Design Mips_Processor, start of the top module:
module Mips_Processor (
    input             clk,
    input             rst,
    output     [15:0] mem_addr,
    output            mem_wr,
    output     [15:0] mem_wdata,
    input      [15:0] mem_rdata,
    output reg        wb_we,
    output reg [3:0]  wb_rd,
    output reg [15:0] wb_data
);
    localparam OP_ADD  = 4'd0,  OP_ADDM = 4'd1,  OP_SUB = 4'd2,  OP_ADDI = 4'd3;
    localparam OP_MUL  = 4'd4,  OP_AND  = 4'd5,  OP_SHL = 4'd6,  OP_LW   = 4'd7;
    localparam OP_LWI  = 4'd8,  OP_SW   = 4'd9,  OP_SWI = 4'd10, OP_CLR  = 4'd11;
    localparam OP_LI   = 4'd12, OP_CMP  = 4'd13, OP_BNE = 4'd14, OP_J    = 4'd15;
    reg  [15:0] pc;
    reg         ifid_valid;
    reg  [15:0] ifid_instr, ifid_pcp2;
    reg         idex_valid;
    reg  [3:0]  idex_op, idex_r1, idex_r2;
    reg  [15:0] idex_v1, idex_v2, idex_imm;
    reg         exmem_valid;
    reg  [3:0]  exmem_op, exmem_rd;
  ...
Size: about 460 flip-flops.
make LEC_CHECK=0 CAP_MARGIN=20 CORE_MARGIN=2 CORE_UTILIZATION=72 MAX_ROUTING_LAYER=met4 PLACE_DENSITY=0.65 SLEW_MARGIN=20 TNS_END_PERCENT=5 finish   # period 7.53 ns
run.sh (not shown) runs the stock make flow with config.mk's settings and CLKGATE_MAP_FILE=.
The baseline ran to the end with violations: setup timing.
Rerun with:
- ABC_AREA: not set -> 1
- CORE_UTILIZATION: 72 -> 64
- PLACE_DENSITY: 0.65 -> 0.6
- clock period: 7.53 -> 6.81 ns (I/O delays scaled with it)
Result: The new run completed, yet does not pass: setup timing. Count of clock-buffer cells in the layout increases by 1. Worst setup slack is better by 0.25 ns. Clock skew grows by 0.021 ns. Fmax goes up by about 13%. Non-clock buffer count shrinks by 34. Global-route usage fell by 11 points.
Rerun with:
- CORE_ASPECT_RATIO: not set -> 1.04
- CORE_UTILIZATION: 64 -> 72
- CTS_CLUSTER_DIAMETER: not set -> 232
- CTS_CLUSTER_SIZE: not set -> 32
- GPL_ROUTABILITY_DRIVEN: not set -> 1
- GPL_TIMING_DRIVEN: not set -> 1
- PLACE_DENSITY: 0.6 -> 0.65
- SETUP_SLACK_MARGIN: not set -> 1.95
- SLEW_MARGIN: 20 -> 25
- TNS_END_PERCENT: 5 -> 100
- clock period: 6.81 -> 6.59 ns (I/O delays scaled with it)
Outcome: The changed run never finished: it broke off in 5_1_grt. Synthesized area does not change. Die size is lower by 11%. Synthesized cell count is unchanged.
Rerun with:
- ABC_AREA: 1 -> not set
- CORE_ASPECT_RATIO: 1.04 -> not set
- CORE_UTILIZATION: 72 -> 40
- CTS_CLUSTER_DIAMETER: 232 -> not set
- CTS_CLUSTER_SIZE: 32 -> not set
- GPL_ROUTABILITY_DRIVEN: 1 -> not set
- GPL_TIMING_DRIVEN: 1 -> not set
- MAX_ROUTING_LAYER: met4 -> not set
- PLACE_DENSITY: 0.65 -> 0.6
- SETUP_SLACK_MARGIN: 1.95 -> not set
- SLEW_MARGIN: 25 -> 20
- TNS_END_PERCENT: 100 -> not set
- clock period: 6.59 -> 17.9 ns (I/O delays scaled with it)
The changed run completed with no timing, DRC or antenna violations.
Synthesized cell count goes down by 19%.
Synthesized area goes down by 0.58%.
Die area went up by 77%.

========
Mips_Processor again, from the RTL that the note above started with.
Settings: LEC_CHECK=0, CAP_MARGIN=20, CORE_MARGIN=2, CORE_UTILIZATION=40, PLACE_DENSITY=0.6, SETUP_SLACK_MARGIN=0.24, SLEW_MARGIN=20; clock period 10.4 ns.
==> next run, changes <==
- ABC_AREA: unset -> 1
- CORE_UTILIZATION: 40 -> 72
- CTS_CLUSTER_DIAMETER: unset -> 222
- CTS_CLUSTER_SIZE: unset -> 100
- SETUP_SLACK_MARGIN: 0.24 -> unset
- clock period: 10.4 -> 5.89 ns (I/O delays scaled with it)
This time the run did not get past global routing (5_1_grt).
Die size shrinks by 44%.
Synthesized area grows by 0.58%.
Synthesized cell count grows by about 24%.
==> next run, changes <==
- ABC_AREA: 1 -> unset
- CORE_UTILIZATION: 72 -> 60
- CTS_CLUSTER_DIAMETER: 222 -> unset
- CTS_CLUSTER_SIZE: 100 -> unset
- PLACE_DENSITY: 0.6 -> unset
- clock period: 5.89 -> 7.4 ns (I/O delays scaled with it)
Outcome: Now the flow finished with setup timing left; synthesized cell count went down by 19%; synthesized area decreases by 0.58%; die area rises by 19%.
